// complex_multiplier
module complex_multiplier#(parameter INPUT_DATA_WIDTH = 16)
    (
        input  wire                                    i_clk,
        input  wire                                    i_rst,
        input  wire signed [INPUT_DATA_WIDTH-1:0]      i_real_h,
        input  wire signed [INPUT_DATA_WIDTH-1:0]      i_imag_h,
        input  wire signed [INPUT_DATA_WIDTH-1:0]      i_real_y,
        input  wire signed [INPUT_DATA_WIDTH-1:0]      i_imag_y,
        output reg  signed [INPUT_DATA_WIDTH*2:0]      o_real,
        output reg  signed [INPUT_DATA_WIDTH*2:0]      o_imag
    );
    reg signed [INPUT_DATA_WIDTH*2-1:0] ac;
    reg signed [INPUT_DATA_WIDTH*2-1:0] ad;
    reg signed [INPUT_DATA_WIDTH*2-1:0] cb;
    reg signed [INPUT_DATA_WIDTH*2-1:0] bd;
    always@(posedge i_clk) begin
        if(i_rst)begin
            o_real <= 0;
            o_imag <= 0;
            ac     <= 0;
            ad     <= 0;
            cb     <= 0;
            bd     <= 0;
        end         
        else begin
            ac <= i_real_h * i_real_y;
            ad <= i_real_h * i_imag_y;
            cb <= i_real_y * i_imag_h;
  ...
Settings: LEC_CHECK=0, CAP_MARGIN=20, CORE_MARGIN=10, CORE_UTILIZATION=61, CTS_CLUSTER_DIAMETER=336, CTS_CLUSTER_SIZE=100, HOLD_SLACK_MARGIN=0.3, SLEW_MARGIN=20, TNS_END_PERCENT=5; clock period 10.0 ns.
run.sh (not shown) runs the stock make flow with config.mk's settings and CLKGATE_MAP_FILE=.
The starting point completed without violations.
Then changed:
Settings changed: ABC_AREA set to 1, CORE_MARGIN 10 to 2, CORE_UTILIZATION 61 to 57, CTS_CLUSTER_DIAMETER 336 to 377, CTS_CLUSTER_SIZE 100 to not set, HOLD_SLACK_MARGIN 0.3 to not set, TNS_END_PERCENT 5 to not set.
Clock period 10.0 ns to 5.13 ns, I/O delays scaled along.
Now the flow finished but fails on setup timing.
First-iteration DRC count rises by 93%.
Area after synthesis climbs by 11%.
Worst setup slack is worse by 1800 ps.
Cell count went up by 50%.
Then changed:
Settings changed: ABC_AREA 1 to not set, CORE_UTILIZATION 57 to 72, CTS_CLUSTER_DIAMETER 377 to not set, MAX_ROUTING_LAYER set to met4, PLACE_DENSITY set to 0.95, TNS_END_PERCENT set to 5.
Clock period 5.13 ns to 6.89 ns, I/O delays scaled along.
What happened: This time the run died in global routing (5_1_grt). Die area went down by 28%. Area after synthesis falls by 9.9%. Synthesized cell count drops by 29%.
Then changed:
Settings changed: CORE_UTILIZATION 72 to 42, MAX_ROUTING_LAYER met4 to not set, PLACE_DENSITY 0.95 to not set, TNS_END_PERCENT 5 to not set.
Clock period 6.89 ns to 9.0 ns, I/O delays scaled along.
Now the flow finished clean.
Die area increases by 70%.
Area after synthesis is unchanged.
Synthesized cell count does not change.

---

Starting RTL as in the previous note.
Design complex_multiplier, start of the top module:
module complex_multiplier#(parameter INPUT_DATA_WIDTH = 16)
    (
        input  wire                                    i_clk,
        input  wire                                    i_rst,
        input  wire signed [INPUT_DATA_WIDTH-1:0]      i_real_h,
        input  wire signed [INPUT_DATA_WIDTH-1:0]      i_imag_h,
        input  wire signed [INPUT_DATA_WIDTH-1:0]      i_real_y,
        input  wire signed [INPUT_DATA_WIDTH-1:0]      i_imag_y,
        output reg  signed [INPUT_DATA_WIDTH*2:0]      o_real,
        output reg  signed [INPUT_DATA_WIDTH*2:0]      o_imag
    );
    reg signed [INPUT_DATA_WIDTH*2-1:0] ac;
    reg signed [INPUT_DATA_WIDTH*2-1:0] ad;
    reg signed [INPUT_DATA_WIDTH*2-1:0] cb;
    reg signed [INPUT_DATA_WIDTH*2-1:0] bd;
    always@(posedge i_clk) begin
        if(i_rst)begin
            o_real <= 0;
            o_imag <= 0;
            ac     <= 0;
            ad     <= 0;
            cb     <= 0;
            bd     <= 0;
        end         
        else begin
            ac <= i_real_h * i_real_y;
            ad <= i_real_h * i_imag_y;
            cb <= i_real_y * i_imag_h;
            bd <= i_imag_h * i_imag_y;
            o_real <= ac - bd;
            o_imag <= ad + cb;
        end
    end
endmodule
==> flow/config.mk <==
export PLATFORM = sky130hd
export DESIGN_NAME = complex_multiplier
export DESIGN_NICKNAME = complex_multiplier
export VERILOG_FILES = /design/flow/design.v
export SDC_FILE = /design/flow/constraint.sdc
export NUM_CORES = 4
export LEC_CHECK = 0
export ABC_AREA = 1
export CAP_MARGIN = 35
export CELL_PAD_IN_SITES_GLOBAL_PLACEMENT = 3
export CORE_MARGIN = 2
export CORE_UTILIZATION = 23
export CTS_CLUSTER_SIZE = 64
export GPL_ROUTABILITY_DRIVEN = 0
export HOLD_SLACK_MARGIN = -0.06
export MAX_ROUTING_LAYER = met4
export PLACE_DENSITY_LB_ADDON = 0.22
export SLEW_MARGIN = 20
export TNS_END_PERCENT = 45
==> flow/constraint.sdc <==
create_clock -name core_clock -period 6.29 [get_ports {i_clk}]
set_input_delay 1.2580 -clock core_clock [delete_from_list [all_inputs] [get_ports {i_clk}]]
set_output_delay 1.2580 -clock core_clock [all_outputs]
set_load 0.01 [all_outputs]
Edit:
==> flow/config.mk (replaced) <==
export PLATFORM = sky130hd
export DESIGN_NAME = complex_multiplier
export DESIGN_NICKNAME = complex_multiplier
export VERILOG_FILES = /design/flow/design.v
export SDC_FILE = /design/flow/constraint.sdc
export NUM_CORES = 4
export LEC_CHECK = 0
export CAP_MARGIN = 20
export CORE_MARGIN = 2
export CORE_UTILIZATION = 72
export HOLD_SLACK_MARGIN = -0.08
export MAX_ROUTING_LAYER = met4
export SLEW_MARGIN = 20
==> flow/constraint.sdc (replaced) <==
create_clock -name core_clock -period 6.67 [get_ports {i_clk}]
set_input_delay 1.3340 -clock core_clock [delete_from_list [all_inputs] [get_ports {i_clk}]]
set_output_delay 1.3340 -clock core_clock [all_outputs]
set_load 0.01 [all_outputs]
Result:
- Now the flow stopped in 5_1_grt on ODB-0269
- die size goes down by well over a third
- synthesized area goes down by roughly a tenth
- synthesized cell count goes down by a quarter to a third
Edit:
--- a/flow/config.mk
+++ b/flow/config.mk
@@ -8,6 +8,6 @@
 export CAP_MARGIN = 20
 export CORE_MARGIN = 2
-export CORE_UTILIZATION = 72
-export HOLD_SLACK_MARGIN = -0.08
+export CORE_UTILIZATION = 40
 export MAX_ROUTING_LAYER = met4
+export PLACE_DENSITY_LB_ADDON = 0.12
 export SLEW_MARGIN = 20
==> flow/constraint.sdc (replaced) <==
create_clock -name core_clock -period 10.0 [get_ports {i_clk}]
set_input_delay 2.0000 -clock core_clock [delete_from_list [all_inputs] [get_ports {i_clk}]]
set_output_delay 2.0000 -clock core_clock [all_outputs]
set_load 0.01 [all_outputs]
This time the run completed without violations.
Die area went up by well over a third.
Area after synthesis does not change.
Synthesized cell count does not change.
Edit:
--- a/flow/config.mk
+++ b/flow/config.mk
@@ -8,6 +8,5 @@
 export CAP_MARGIN = 20
 export CORE_MARGIN = 2
-export CORE_UTILIZATION = 40
+export CORE_UTILIZATION = 65
 export MAX_ROUTING_LAYER = met4
-export PLACE_DENSITY_LB_ADDON = 0.12
 export SLEW_MARGIN = 20
==> flow/constraint.sdc (replaced) <==
create_clock -name core_clock -period 6.89 [get_ports {i_clk}]
set_input_delay 1.3780 -clock core_clock [delete_from_list [all_inputs] [get_ports {i_clk}]]
set_output_delay 1.3780 -clock core_clock [all_outputs]
set_load 0.01 [all_outputs]
Now the flow reached the layout checks and failed them: setup timing.
Worst setup slack got worse by 1100 ps.
Utilization goes up by 38 points.
Synthesized cell count is unchanged.
Edit:
--- a/flow/config.mk
+++ b/flow/config.mk
@@ -8,5 +8,6 @@
 export CAP_MARGIN = 20
 export CORE_MARGIN = 2
-export CORE_UTILIZATION = 65
-export MAX_ROUTING_LAYER = met4
+export CORE_UTILIZATION = 61
+export CTS_CLUSTER_DIAMETER = 336
+export CTS_CLUSTER_SIZE = 100
 export SLEW_MARGIN = 20
==> flow/constraint.sdc (replaced) <==
create_clock -name core_clock -period 10.0 [get_ports {i_clk}]
set_input_delay 2.0000 -clock core_clock [delete_from_list [all_inputs] [get_ports {i_clk}]]
set_output_delay 2.0000 -clock core_clock [all_outputs]
set_load 0.01 [all_outputs]
Now the flow went through all stages and came out clean. Die size climbs by 6.5%. Synthesized area does not change. Hold slack is worse by 5.9 ps. Global-route usage drops by 8.2 points. Core utilization drops by 16 points. Cell count drops by 8.9%.
Edit:
--- a/flow/config.mk
+++ b/flow/config.mk
@@ -8,6 +8,4 @@
 export CAP_MARGIN = 20
 export CORE_MARGIN = 2
-export CORE_UTILIZATION = 61
-export CTS_CLUSTER_DIAMETER = 336
-export CTS_CLUSTER_SIZE = 100
+export CORE_UTILIZATION = 40
 export SLEW_MARGIN = 20
==> flow/constraint.sdc (replaced) <==
create_clock -name core_clock -period 9.0 [get_ports {i_clk}]
set_input_delay 1.8000 -clock core_clock [delete_from_list [all_inputs] [get_ports {i_clk}]]
set_output_delay 1.8000 -clock core_clock [all_outputs]
set_load 0.01 [all_outputs]
First-iteration DRC count decreases by 11%.
Core utilization decreases by 22 points.
Wire length increases by 8.9%.
